==> inputs of run a <==
==> flow/design.v (excerpt) <==
module SimulatedDevice(
    input[1:0] global_state,
    input sys_clk,
    input rx,
    output tx,
    input turn_left_signal,
    input turn_right_signal,
    input move_forward_signal,
    input move_backward_signal,
    input place_barrier_signal,
    input destroy_barrier_signal,
    input rst,
    input clutch,
    input throttle,
    input brake,
    input power_on,
    input power_off,
    output front_detector,
    output back_detector,
    output left_detector,
    output right_detector,
    output move_backward_light,
    output move_forward_light,
    output turn_left_light,
    output turn_right_light,
    output power_light,
    output reg [2:0] state_light,
    output reg [3:0] moving_light,
    output [7:0] seg1,
    output [7:0] seg2,
    output [7:0] an
    );
    wire power;
    reg [1:0] state;
    reg [3:0] moving_state;
    wire manual_power;
    wire [1:0] next_state1;
    wire [1:0] next_state2;
    wire [1:0] next_state3;
    wire [3:0] next_moving_state1;
    wire [3:0] next_moving_state2;
    wire [3:0] next_moving_state3;
    wire pl_beacon_sig, de_beacon_sig;
    wire next_power;
    engine en(.global_state(global_state), .clk(sys_clk), .rst(rst), .power_on(power_on), .power_off(power_off), 
    .manual_power(manual_power), .next_power(next_power), .power_light(power_light));
    manual ma(.clk(sys_clk), .rst(rst), .power(power), .global_state(global_state), .state(state), .moving_state(moving_state), .clutch(clutch), 
    .brake(brake), .throttle(throttle), .rgs(move_backward_signal), .left(turn_left_signal), 
    .right(turn_right_signal), .next_state(next_state1), .next_moving_state(next_moving_state1),
    .manual_power(manual_power), .turn_left_light(turn_left_light), .turn_right_light(turn_right_light),
    .seg1(seg1), .seg2(seg2), .an(an));
    semiauto sa(.power(power), .global_state(global_state),
    .detector({front_detector, left_detector, right_detector, back_detector}),
    .state(state), .moving_state(moving_state), .rst(rst), .sys_clk(sys_clk), 
    .left(turn_left_signal), .right(turn_right_signal), .straight(move_forward_signal), 
  ...
==> flow/config.mk <==
export PLATFORM = sky130hd
export DESIGN_NAME = SimulatedDevice
export DESIGN_NICKNAME = SimulatedDevice
export VERILOG_FILES = /design/flow/design.v
export SDC_FILE = /design/flow/constraint.sdc
export NUM_CORES = 4
export LEC_CHECK = 0
export CAP_MARGIN = 35
export CORE_ASPECT_RATIO = 1.57
export CORE_MARGIN = 2
export CORE_UTILIZATION = 72
export CTS_CLUSTER_SIZE = 21
export HOLD_SLACK_MARGIN = 0.29
export PLACE_DENSITY_LB_ADDON = 0.14
export SLEW_MARGIN = 20
==> flow/constraint.sdc <==
create_clock -name core_clock -period 18.5 [get_ports {sys_clk}]
set_input_delay 3.7000 -clock core_clock [delete_from_list [all_inputs] [get_ports {sys_clk}]]
set_output_delay 3.7000 -clock core_clock [all_outputs]
set_load 0.01 [all_outputs]
run.sh (not shown) runs the stock make flow with config.mk's settings and CLKGATE_MAP_FILE=.
==> run b: changes against run a <==
==> flow/config.mk (replaced) <==
export PLATFORM = sky130hd
export DESIGN_NAME = SimulatedDevice
export DESIGN_NICKNAME = SimulatedDevice
export VERILOG_FILES = /design/flow/design.v
export SDC_FILE = /design/flow/constraint.sdc
export NUM_CORES = 4
export LEC_CHECK = 0
export ABC_AREA = 1
export CAP_MARGIN = 5
export CORE_MARGIN = 2
export CORE_UTILIZATION = 72
export CTS_CLUSTER_DIAMETER = 268
export PLACE_DENSITY = 0.62
export SETUP_SLACK_MARGIN = -1.04
export SLEW_MARGIN = 20
==> flow/constraint.sdc (replaced) <==
create_clock -name core_clock -period 13.6 [get_ports {sys_clk}]
set_input_delay 2.7200 -clock core_clock [delete_from_list [all_inputs] [get_ports {sys_clk}]]
set_output_delay 2.7200 -clock core_clock [all_outputs]
set_load 0.01 [all_outputs]
==> run c: changes against run a <==
==> flow/config.mk (replaced) <==
export PLATFORM = sky130hd
export DESIGN_NAME = SimulatedDevice
export DESIGN_NICKNAME = SimulatedDevice
export VERILOG_FILES = /design/flow/design.v
export SDC_FILE = /design/flow/constraint.sdc
export NUM_CORES = 4
export LEC_CHECK = 0
export CAP_MARGIN = 5
export CORE_MARGIN = 2
export CORE_UTILIZATION = 70
export CTS_CLUSTER_DIAMETER = 351
export CTS_CLUSTER_SIZE = 80
export HOLD_SLACK_MARGIN = -0.09
export MAX_ROUTING_LAYER = met4
export SLEW_MARGIN = 20
==> flow/constraint.sdc (replaced) <==
create_clock -name core_clock -period 14.4 [get_ports {sys_clk}]
set_input_delay 2.8800 -clock core_clock [delete_from_list [all_inputs] [get_ports {sys_clk}]]
set_output_delay 2.8800 -clock core_clock [all_outputs]
set_load 0.01 [all_outputs]
==> flow_summary.toml <==
# physical design summary
[run_status]
run_status = "finished with violations"
check.faults = "negative setup slack"

[timing]
worst_slack_ns = -3.23
report.final.setup_viol = 27

[cts]
cts_buffers = 47

[placement]
placed_area_um2 = 37100

[logic_synthesis]
synth.cellmix.simpleShare = 0.420
postSynthCellCount = 4906
Source of the figures above: run b

==> flow_summary.toml <==
# generated from flow reports
[placement]
placed_area_um2 = 42400

[logic_synthesis]
synth.cell_area_um2 = 34600
postSynthCellCount = 4538
ys_types = 151
synth.cellmix.simpleShare = 0.282

[run_status]
tool.error = "[ERROR GRT-0232] Routing congestion too high. Check the congestion heatmap in the GUI."
flow.stopped_at = "global routing"
run_status = "aborted with a tool error"

[cts]
cts_buffers = 9

[grt]
gr_layer_usage_met2 = 0.864
Source of the figures above: run c

==> flow_summary.toml <==
# generated from flow reports
[run_status]
run_status = "aborted with a tool error"
flow.stopped_at = "global routing"
tool.error = "[ERROR GRT-0232] Routing congestion too high. Check the congestion heatmap in the GUI."

[placement]
placed_area_um2 = 41400

[logic_synthesis]
synth-adder-area-share = 0.0364
postSynth.asyncResetShare = 0
yosysCellCount = 4538
synth.cellmix.simpleShare = 0.282
common_cells = "nor2_1 (669), dfxtp_1 (465), nand2_1 (399), a21oi_1 (272), nand3_1 (223)"
synth.logic.top_family = "simple AND/OR/NAND/NOR gates"
postSynthCellCount = 4538
synth_top_cell_by_area = "dfxtp_1"

[cts]
cts_root_buffer = "clkbuf_16"
hold_buffers = 0
cts_buffers = 42

[floorplan]
rows = 100
Source of the figures above: run a



==> v25: inputs <==
SimulatedDevice again, from the RTL that the note above started with.
export LEC_CHECK = 0
export ABC_AREA = 1
export CAP_MARGIN = 15
export CORE_MARGIN = 2
export CORE_UTILIZATION = 72
export CTS_CLUSTER_DIAMETER = 361
export CTS_CLUSTER_SIZE = 100
export PLACE_DENSITY = 0.42
export SLEW_MARGIN = 20
create_clock -name core_clock -period 11.3 [get_ports {sys_clk}]
==> inputs of v26, as changes to v25 <==
==> flow/config.mk (replaced) <==
export PLATFORM = sky130hd
export DESIGN_NAME = SimulatedDevice
export DESIGN_NICKNAME = SimulatedDevice
export VERILOG_FILES = /design/flow/design.v
export SDC_FILE = /design/flow/constraint.sdc
export NUM_CORES = 4
export LEC_CHECK = 0
export ABC_AREA = 1
export CAP_MARGIN = 20
export CELL_PAD_IN_SITES_GLOBAL_PLACEMENT = 1
export CORE_ASPECT_RATIO = 1.57
export CORE_MARGIN = 4
export CORE_UTILIZATION = 41
export CTS_CLUSTER_SIZE = 30
export SLEW_MARGIN = 20
export TNS_END_PERCENT = 10
==> flow/constraint.sdc (replaced) <==
create_clock -name core_clock -period 22.6 [get_ports {sys_clk}]
set_input_delay 4.5200 -clock core_clock [delete_from_list [all_inputs] [get_ports {sys_clk}]]
set_output_delay 4.5200 -clock core_clock [all_outputs]
set_load 0.01 [all_outputs]
==> summary.txt <==
Physical implementation status

The run stopped with a tool error. It got as far as global routing (5_1_grt) and failed there. The tool reported: "[ERROR GRT-0232] Routing congestion too high. Check the congestion heatmap in the GUI". The share of the core area taken by cells at floorplan is 0.7324. The post-CTS repair timing setup buffer count stands at 81. Setup slack on the worst path after placement came out at -4529 ps. The global placement routability congestion stands at 0.9448. For met2 alone, demand over resource in global routing was 0.9766. The die is 216.3 um tall.
The numbers above come from v25.

==> summary.txt <==
On the backend side, the flow ran end to end.

The floorplan utilization stands at 0.4130. The post-CTS repair timing setup buffer count stands at 0. The pre-CTS setup slack stands at 1307 ps.

The overall die height stands at 360.6 um. For met2 alone, demand over resource in global routing was 0.3713. The run finished with no timing, DRC or antenna violations.
The numbers above come from v26.



==> inputs of 06-07 <==
Starting RTL as in the previous note.
==> flow/config.mk <==
export PLATFORM = sky130hd
export DESIGN_NAME = SimulatedDevice
export DESIGN_NICKNAME = SimulatedDevice
export VERILOG_FILES = /design/flow/design.v
export SDC_FILE = /design/flow/constraint.sdc
export NUM_CORES = 4
export LEC_CHECK = 0
export ABC_AREA = 1
export CAP_MARGIN = 20
export CELL_PAD_IN_SITES_DETAIL_PLACEMENT = 0
export CELL_PAD_IN_SITES_GLOBAL_PLACEMENT = 0
export CORE_MARGIN = 2
export CORE_UTILIZATION = 71
export CTS_CLUSTER_DIAMETER = 295
export CTS_CLUSTER_SIZE = 35
export MAX_ROUTING_LAYER = met4
export PLACE_DENSITY_LB_ADDON = 0.29
export SETUP_SLACK_MARGIN = 4.21
export SLEW_MARGIN = 5
export TNS_END_PERCENT = 60
==> flow/constraint.sdc <==
create_clock -name core_clock -period 15.9 [get_ports {sys_clk}]
set_input_delay 3.1800 -clock core_clock [delete_from_list [all_inputs] [get_ports {sys_clk}]]
set_output_delay 3.1800 -clock core_clock [all_outputs]
set_load 0.01 [all_outputs]
==> 05-15 (differences from 06-07) <==
- CELL_PAD_IN_SITES_DETAIL_PLACEMENT: 0 -> default
- CELL_PAD_IN_SITES_GLOBAL_PLACEMENT: 0 -> default
- CORE_UTILIZATION: 71 -> 62
- CTS_CLUSTER_DIAMETER: 295 -> default
- CTS_CLUSTER_SIZE: 35 -> default
- MAX_ROUTING_LAYER: met4 -> default
- PLACE_DENSITY_LB_ADDON: 0.29 -> default
- SETUP_SLACK_MARGIN: 4.21 -> default
- SLEW_MARGIN: 5 -> 20
- TNS_END_PERCENT: 60 -> default
==> flow/constraint.sdc (replaced) <==
create_clock -name core_clock -period 11.1 [get_ports {sys_clk}]
set_input_delay 2.2200 -clock core_clock [delete_from_list [all_inputs] [get_ports {sys_clk}]]
set_output_delay 2.2200 -clock core_clock [all_outputs]
set_load 0.01 [all_outputs]
==> 06-25 (differences from 06-07) <==
- CELL_PAD_IN_SITES_DETAIL_PLACEMENT: 0 -> default
- CELL_PAD_IN_SITES_GLOBAL_PLACEMENT: 0 -> default
- CORE_UTILIZATION: 71 -> 65
- CTS_CLUSTER_DIAMETER: 295 -> default
- CTS_CLUSTER_SIZE: 35 -> default
- MAX_ROUTING_LAYER: met4 -> default
- PLACE_DENSITY_LB_ADDON: 0.29 -> default
- SETUP_SLACK_MARGIN: 4.21 -> -1.04
- SLEW_MARGIN: 5 -> 20
- TNS_END_PERCENT: 60 -> default
==> flow/constraint.sdc (replaced) <==
create_clock -name core_clock -period 16.3 [get_ports {sys_clk}]
set_input_delay 3.2600 -clock core_clock [delete_from_list [all_inputs] [get_ports {sys_clk}]]
set_output_delay 3.2600 -clock core_clock [all_outputs]
set_load 0.01 [all_outputs]
==> comparison table <==
metric	06-25	06-07	05-15
Fill count	4034	-	3470
Switching share of power	0.232	-	0.228
Top routing layer used	met4	-	met4
Length in cells of the worst reg-to-reg path	123	-	121
Total negative slack for setup checks	0 ns	-	-84.88 ns
Total internal power	1790 uW	-	2760 uW
Pin slew with the least headroom to its limit	1.01 ns	-	1.04 ns
Detailed-route vias per instance	5.26	-	5.39
Placed cells	5923	5778	6117
TritonCTS clock tree	built	-	built
Run status	finished clean	stopped before the end	complete, but fails checks
Last stage reached	-	global routing	-
Layout check failures	-	-	negative setup slack
Seq area share	0.245	-	0.218
Min Hold Slack	0.444 ns	-	0.443 ns
Psw	541 uW	-	814 uW
Crit path required time	16.81 ns	-	11.59 ns
Starting Density	0.660	0.717	0.630
Buffers inserted during post-CTS setup optimization	0	96	101
Power and IR drop assume default switching activity.
